xenon:
// ALU_ft
module ALU_ft (
    input              clk,
    input              rst,
    input      [31:0]  A,
    input      [31:0]  B,
    input      [2:0]   ALUControl,
    output reg [31:0]  Result,
    output reg         Zero,
    output reg         Carry,
    output reg         OverFlow,
    output reg         Negative,
    output reg         fault_detected_out
);
For scale: roughly 1500 cells after synthesis, roughly 100 flip-flops, ~110 I/O pins, ~13000 µm² of cells after synthesis.
make LEC_CHECK=0 CAP_MARGIN=0 CORE_MARGIN=2 CORE_UTILIZATION=71 CTS_CLUSTER_DIAMETER=213 CTS_CLUSTER_SIZE=33 PLACE_DENSITY=0.66 SLEW_MARGIN=30 finish   # period 4.85 ns
run.sh (not shown) runs the stock make flow with config.mk's settings and CLKGATE_MAP_FILE=.
xenon did not make it past global routing, where a tool error ended it.
#### Input delta (zinc over xenon)
Settings: a change of CORE_UTILIZATION from 71 to 70; a deleted CTS_CLUSTER_DIAMETER that had been 213; a deleted CTS_CLUSTER_SIZE that had been 33; a change of CAP_MARGIN from 0 to 30; a deleted PLACE_DENSITY that had been 0.66; an added SETUP_SLACK_MARGIN of 0.24; a change of the clock period (ns, I/O delays scaled along) from 4.85 to 1.88.
==> comparison <==
What ended zinc was a tool error in clock tree synthesis; the run never finished. Min width of the die across xenon and zinc: xenon. Compared to xenon, zinc has number of instances in the placed design 219 higher. Total nets after synthesis came out exactly the same in xenon and zinc. | chip height | higher: zinc |. Setup slack at placement: zinc vs xenon down 2440 ps. Comparing xenon against zinc, there is no change at all in synthesized-area fraction occupied by xor and xnor cells. Against xenon, die area in zinc came out worse. Changes observed in zinc relative to xenon: number of placement rows went up by 1; placed cell area went up by about 11%.
Inputs modified between zinc and lagoon:
Settings: swapping 70 for 40 in CORE_UTILIZATION; clearing SETUP_SLACK_MARGIN, which used to be 0.24; swapping 1.88 for 6.0 in the clock period (ns, I/O delays scaled along).
==> comparison <==
- Per the final summary, lagoon finished and its layout is clean on timing, DRC and antenna.
- From lagoon to zinc, netlist area before placement did not move at all.
- lagoon: fraction of the core area occupied by cells at floorplan 30 points below zinc
- Re die outline area: zinc was lower than lagoon.
- Diff zinc -> lagoon: sum of net half-perimeters after detailed placement decreased by 16% relative to the old numbers; parity-gate share of the synthesized area counting xor and xnor cells closely matched the old numbers; placement-stage worst setup slack increased by 3200 ps relative to the old numbers; cell total after placement decreased by 140 relative to the old numbers.
- Total core area was higher in the run labelled lagoon.
Input-level comparison between pepper and lagoon:
Settings: CTS_CLUSTER_SIZE newly set to 33; CORE_UTILIZATION changed from 40 to 65; CTS_CLUSTER_DIAMETER newly set to 213; the clock period (ns, I/O delays scaled along) changed from 6.0 to 4.85.
Results
pepper ran in full, but the layout does not pass; the checks complain about setup timing.
From lagoon to pepper the numbers moved as follows: clock-buffer cell count decreased by 1 relative to the old numbers, max-cap check violation count held steady, number of cells in the design after placement was more or less identical, register-to-register slack went down 1020 ps, fraction of synthesized area in multiplexers was more or less identical.
Summary of pepper over lagoon: routability-driven placement congestion ratio now larger, total cell area at the placement stage now larger.
pepper vs lagoon: met1 routed wirelength after detailed routing down in pepper
Routed wire in pepper totals more than in lagoon.
Re overall routing resource usage: pepper is 20 points up on lagoon.

## run A
Starting RTL as in the previous note.
Design ALU_ft, start of the top module:
module ALU_ft (
    input              clk,
    input              rst,
    input      [31:0]  A,
    input      [31:0]  B,
    input      [2:0]   ALUControl,
    output reg [31:0]  Result,
    output reg         Zero,
    output reg         Carry,
    output reg         OverFlow,
    output reg         Negative,
    output reg         fault_detected_out
);
    wire [31:0] alu_res;
    wire alu_z, alu_c, alu_v, alu_n;
    ALU u_alu (
        .A(A),
        .B(B),
        .ALUControl(ALUControl),
        .Result(alu_res),
        .Zero(alu_z),
        .Carry(alu_c),
        .OverFlow(alu_v),
        .Negative(alu_n)
    );
    reg [31:0] res_t1;
    reg [31:0] res_t2;
    localparam STAGE1 = 2'b00;
    localparam STAGE2 = 2'b01;
    localparam STAGE3 = 2'b10;
    reg [1:0] state;
    always @(posedge clk or negedge rst) begin
        if (!rst) begin
            state              <= STAGE1;
            fault_detected_out <= 1'b0;
            res_t1             <= 32'b0;
            res_t2             <= 32'b0;
            Result             <= 32'b0;
            Zero               <= 1'b0;
            Carry              <= 1'b0;
            OverFlow           <= 1'b0;
            Negative           <= 1'b0;
        end
        else begin
            case (state)
                STAGE1: begin
                    res_t1 <= alu_res;           
                    fault_detected_out <= 1'b0;
                    state <= STAGE2;
                end
                STAGE2: begin
  ...
export LEC_CHECK = 0
export ABC_AREA = 1
export CAP_MARGIN = 30
export CELL_PAD_IN_SITES_GLOBAL_PLACEMENT = 2
export CORE_ASPECT_RATIO = 0.5
export CORE_MARGIN = 2
export CORE_UTILIZATION = 37
export CTS_CLUSTER_DIAMETER = 332
export CTS_CLUSTER_SIZE = 89
export GPL_ROUTABILITY_DRIVEN = 0
export SLEW_MARGIN = 30
export TNS_END_PERCENT = 15
create_clock -name core_clock -period 6.0 [get_ports {clk}]
#### Input delta (run B over run A)
Settings: an added SETUP_SLACK_MARGIN of -0.34; a deleted CORE_ASPECT_RATIO that had been 0.5; a change of CORE_UTILIZATION from 37 to 65; a deleted CELL_PAD_IN_SITES_GLOBAL_PLACEMENT that had been 2; a deleted GPL_ROUTABILITY_DRIVEN that had been 0; a deleted CTS_CLUSTER_DIAMETER that had been 332; a change of CTS_CLUSTER_SIZE from 89 to 37; a deleted ABC_AREA that had been 1; a deleted TNS_END_PERCENT that had been 15; a change of the clock period (ns, I/O delays scaled along) from 6.0 to 4.45.
--- outcome ---
- The flow for run B finished, though final verification flagged setup timing.
- Changes observed in run B relative to run A: cell area after technology mapping picked up an extra about 4%; number of ordinary inverters in the final layout has decreased; share of power burned in combinational logic went up.
- Changes observed in run B relative to run A: average cell area after synthesis now sits higher, leakage component of the power went up, switching share of power now smaller, number of vias after detailed routing grew by 17%, power increased by 70% relative to the old numbers.
- Compared with run A, run B instantiates a smaller number of cells.
- Number of nets at floorplan (lower): run B
- Synthesized cell count (run A / run B): 1.3
Input changes introduced in run C (baseline for comparison: run B):
Settings: removing SETUP_SLACK_MARGIN (formerly -0.34); removing CTS_CLUSTER_SIZE (formerly 37); setting CELL_PAD_IN_SITES_GLOBAL_PLACEMENT to 0 for the first time; changing CORE_UTILIZATION from 65 to 58; setting PLACE_DENSITY_LB_ADDON to 0.15 for the first time; setting MAX_ROUTING_LAYER to met4 for the first time; changing the clock period (ns, I/O delays scaled along) from 4.45 to 4.44.
[summary]
Run B -> stages 100% | layout checks FAIL | setup timing
[run C] flow finished | final checks: failed | reasons: setup timing
Going from run B to run C, vertical die size grew by a few percent.
The final reports for run C and run B show global-route total usage across every layer lower in the former.
Per the comparison of run C with run B, slack of the critical path picked up an extra 0.24 ns; routed wire length went down by about 1.4%; count of inserted antenna diode cells picked up an extra 2; number of nets in the finished design now sits higher; switching power summed over all nets now smaller.
When run C is set beside run B, its delay contributed by the slowest stage of the critical path turns out to be 0.02 ns larger.
Final design area excluding fillers (run C over run B): increase, 3.2%
Setup changes, run C to run D
Settings: swapping 58 for 48 in CORE_UTILIZATION; putting SETUP_SLACK_MARGIN at -0.27 where nothing was set; putting ABC_AREA at 1 where nothing was set; putting GPL_TIMING_DRIVEN at 0 where nothing was set; putting CTS_CLUSTER_DIAMETER at 257 where nothing was set; putting CTS_CLUSTER_SIZE at 89 where nothing was set; putting CORE_ASPECT_RATIO at 0.5 where nothing was set; putting TNS_END_PERCENT at 5 where nothing was set; swapping 4.44 for 3.15 in the clock period (ns, I/O delays scaled along).
Notes after the runs:
Run D finished all stages; layout check result: FAIL, due to setup timing.
Run C finished all stages; however, its layout fails the closing checks, the failures being setup timing.
Sort run C and run D by normalized max-slew margin, descending, and run D comes first.
CTS clock-pin slew for the worst setup and hold paths: run C vs run D — no meaningful difference
Run D vs. run C: instance tally after logic synthesis went up by about 30%.
Diff run C and run D: number of nets in the layout lower in run C

Starting RTL as in the previous note.
make LEC_CHECK=0 ABC_AREA=1 CAP_MARGIN=30 CELL_PAD_IN_SITES_DETAIL_PLACEMENT=1 CELL_PAD_IN_SITES_GLOBAL_PLACEMENT=2 CORE_MARGIN=4 CORE_UTILIZATION=48 CTS_CLUSTER_DIAMETER=126 CTS_CLUSTER_SIZE=36 GPL_ROUTABILITY_DRIVEN=1 GPL_TIMING_DRIVEN=0 HOLD_SLACK_MARGIN=0.18 MAX_ROUTING_LAYER=met4 MIN_ROUTING_LAYER=met2 PLACE_DENSITY_LB_ADDON=0.15 SLEW_MARGIN=30 TNS_END_PERCENT=60 finish   # period 5.18 ns
The baseline ended with an error in global placement without I/O (3_1_place_gp_skip_io).
Rerun with:
Settings changed: CELL_PAD_IN_SITES_DETAIL_PLACEMENT 1 to not set, CELL_PAD_IN_SITES_GLOBAL_PLACEMENT 2 to 0, CORE_MARGIN 4 to 2, CORE_UTILIZATION 48 to 72, CTS_CLUSTER_DIAMETER 126 to not set, CTS_CLUSTER_SIZE 36 to 75, GPL_ROUTABILITY_DRIVEN 1 to not set, GPL_TIMING_DRIVEN 0 to not set, HOLD_SLACK_MARGIN 0.18 to not set, MIN_ROUTING_LAYER met2 to not set, PLACE_DENSITY_LB_ADDON 0.15 to 0.24, TNS_END_PERCENT 60 to not set.
Clock period 5.18 ns to 3.08 ns, I/O delays scaled along.
With this change the flow never finished: it broke off in clock tree synthesis (4_1_cts).
Synthesized cell count is unchanged.
Die area fell by 36%.
Area after synthesis is unchanged.
Rerun with:
Settings changed: ABC_AREA 1 to not set, CORE_UTILIZATION 72 to 65, CTS_CLUSTER_SIZE 75 to not set, PLACE_DENSITY set to 0.62, PLACE_DENSITY_LB_ADDON 0.24 to not set.
Clock period 3.08 ns to 4.96 ns, I/O delays scaled along.
What happened: With this change the flow completed and failed the layout checks on setup timing. Die size grows by 15%. Synthesized cell count decreases by 23%. Synthesized area went up by 3.8%.
Rerun with:
Settings changed: CELL_PAD_IN_SITES_GLOBAL_PLACEMENT 0 to not set, CORE_UTILIZATION 65 to 72, CTS_CLUSTER_DIAMETER set to 348, CTS_CLUSTER_SIZE set to 99, MAX_ROUTING_LAYER met4 to not set, PLACE_DENSITY 0.62 to not set.
Clock period 4.96 ns to 3.22 ns, I/O delays scaled along.
Result:
- Now the flow failed in detailed placement (3_5_place_dp)
- area after synthesis is unchanged
- synthesized cell count does not change
- die size is lower by roughly a tenth
Rerun with:
Settings changed: CORE_ASPECT_RATIO set to 0.5, PLACE_DENSITY set to 0.77, SETUP_SLACK_MARGIN set to 0.94, TNS_END_PERCENT set to 5.
What happened:
- The changed run did not get past detailed placement (3_5_place_dp) with DPL-0038
- area after synthesis stays the same
- synthesized cell count stays the same
- die area climbs slightly
Power and IR drop assume default switching activity.
